Design Pipelined_Processor, start of the top module:
module Pipelined_Processor(
input CLK,
input reset,
output [7:0] imem_addr,
input [15:0] imem_data,
output [7:0] dmem_addr,
output [7:0] dmem_wdata,
output dmem_we,
input [7:0] dmem_rdata,
output [7:0] result 
   );
For scale: about 1500 cells after synthesis, about 59 I/O pins, ~11000 sq um of cells after synthesis.
Settings: LEC_CHECK=0, ABC_AREA=1, CAP_MARGIN=5, CORE_MARGIN=2, CORE_UTILIZATION=72, CTS_CLUSTER_DIAMETER=263, CTS_CLUSTER_SIZE=72, HOLD_SLACK_MARGIN=-0.09, SLEW_MARGIN=20; clock period 10.6 ns.
run.sh (not shown) runs the stock make flow with config.mk's settings and CLKGATE_MAP_FILE=.
The first run never finished: it broke off in 5_1_grt on GRT-0232.
Rerun with:
- ABC_AREA: 1 -> not set
- CAP_MARGIN: 5 -> 20
- CTS_CLUSTER_DIAMETER: 263 -> not set
- CTS_CLUSTER_SIZE: 72 -> not set
- HOLD_SLACK_MARGIN: -0.09 -> not set
- PLACE_DENSITY: not set -> 0.67
- clock period: 10.6 -> 13.1 ns (I/O delays scaled with it)
With this change the flow ran to the end with violations: capacitance limit, slew limit, setup timing.
Area after synthesis rose by 1.4%.
Die size is higher by about 1.4%.
Synthesized cell count fell by 12%.
Rerun with:
- ABC_AREA: not set -> 0
- CTS_CLUSTER_DIAMETER: not set -> 400
- CTS_CLUSTER_SIZE: not set -> 98
- PLACE_DENSITY: 0.67 -> not set
- TNS_END_PERCENT: not set -> 15
- clock period: 13.1 -> 10.0 ns (I/O delays scaled with it)
Result: With this change the flow aborted during 5_1_grt, error GRT-0232; die size does not change; synthesized area does not change; synthesized cell count is unchanged.
Rerun with:
- ABC_AREA: 0 -> not set
- CORE_UTILIZATION: 72 -> 40
- CTS_CLUSTER_DIAMETER: 400 -> not set
- CTS_CLUSTER_SIZE: 98 -> not set
- TNS_END_PERCENT: 15 -> not set
- clock period: 10.0 -> 13.2 ns (I/O delays scaled with it)
Outcome: This time the run finished with timing, DRC and antenna clean. Die size rises by about 80%. Area after synthesis stays the same. Synthesized cell count does not change.
Rerun with:
- CORE_UTILIZATION: 40 -> 72
- HOLD_SLACK_MARGIN: not set -> -0.09
- clock period: 13.2 -> 13.1 ns (I/O delays scaled with it)
=> This time the run completed and failed the layout checks on capacitance limit, slew limit, setup timing. Setup slack got worse by 1500 ps. Maximum frequency came out lower by 9.9%. Die size drops by 44%. Wire length rises by 13%. Clock-buffer cell count does not change. Final area fell by 1.6%. Clock skew shrinks by 5.8 ps. Global-route usage goes up by 19 points. Worst hold slack gets worse by 9.7 ps. Total power goes up by about 9%.
Rerun with:
- CORE_UTILIZATION: 72 -> 40
- HOLD_SLACK_MARGIN: -0.09 -> not set
- clock period: 13.1 -> 13.5 ns (I/O delays scaled with it)
- This time the run finished with timing, DRC and antenna clean
- critical path depth goes down by 2
- via count falls by 13%
- clock power goes down by 4.4%
- synthesized cell count is unchanged
- cell area shrinks by 0.41%
- cell count rises by 9.1%
- sequential power fell by 4.4%
- area after synthesis is unchanged
- setup slack gets better by 1600 ps
- die area went up by 77%


## old
Starting RTL as in the previous note.
Settings: LEC_CHECK=0, ABC_AREA=1, CAP_MARGIN=20, CORE_MARGIN=2, CORE_UTILIZATION=72, CTS_CLUSTER_DIAMETER=263, CTS_CLUSTER_SIZE=58, HOLD_SLACK_MARGIN=-0.09, SETUP_SLACK_MARGIN=1.82, SLEW_MARGIN=20; clock period 7.37 ns.
For old, the flow was terminated by a tool error in 5_1_grt and produced no final design.
Relative to old, the following input files were edited for new:
Settings: CORE_UTILIZATION: 72 -> 67; CTS_CLUSTER_SIZE: 58 -> 73; CTS_CLUSTER_DIAMETER: 263 -> 222; SETUP_SLACK_MARGIN: 1.82 -> unset; HOLD_SLACK_MARGIN: -0.09 -> unset; the clock period (ns, I/O delays scaled along): 7.37 -> 11.2.
[summary]
Nothing crashed in new and all stages finished; the problem is that the final layout failed, the offending checks being negative setup slack.
The final RePlAce weighted congestion of new is lower than that of old.
Between new and old, it is new whose y dimension of the die is higher, by 4.6 µm.
Comparing new against old, there is no change at all in count of instantiated cells in the yosys netlist.
Summary of new over old: die size climbed 7.2%, area of placed instances dropped about 7%, placeable core area climbed 8.3%.
Power is estimated from default activity; no workload was simulated.
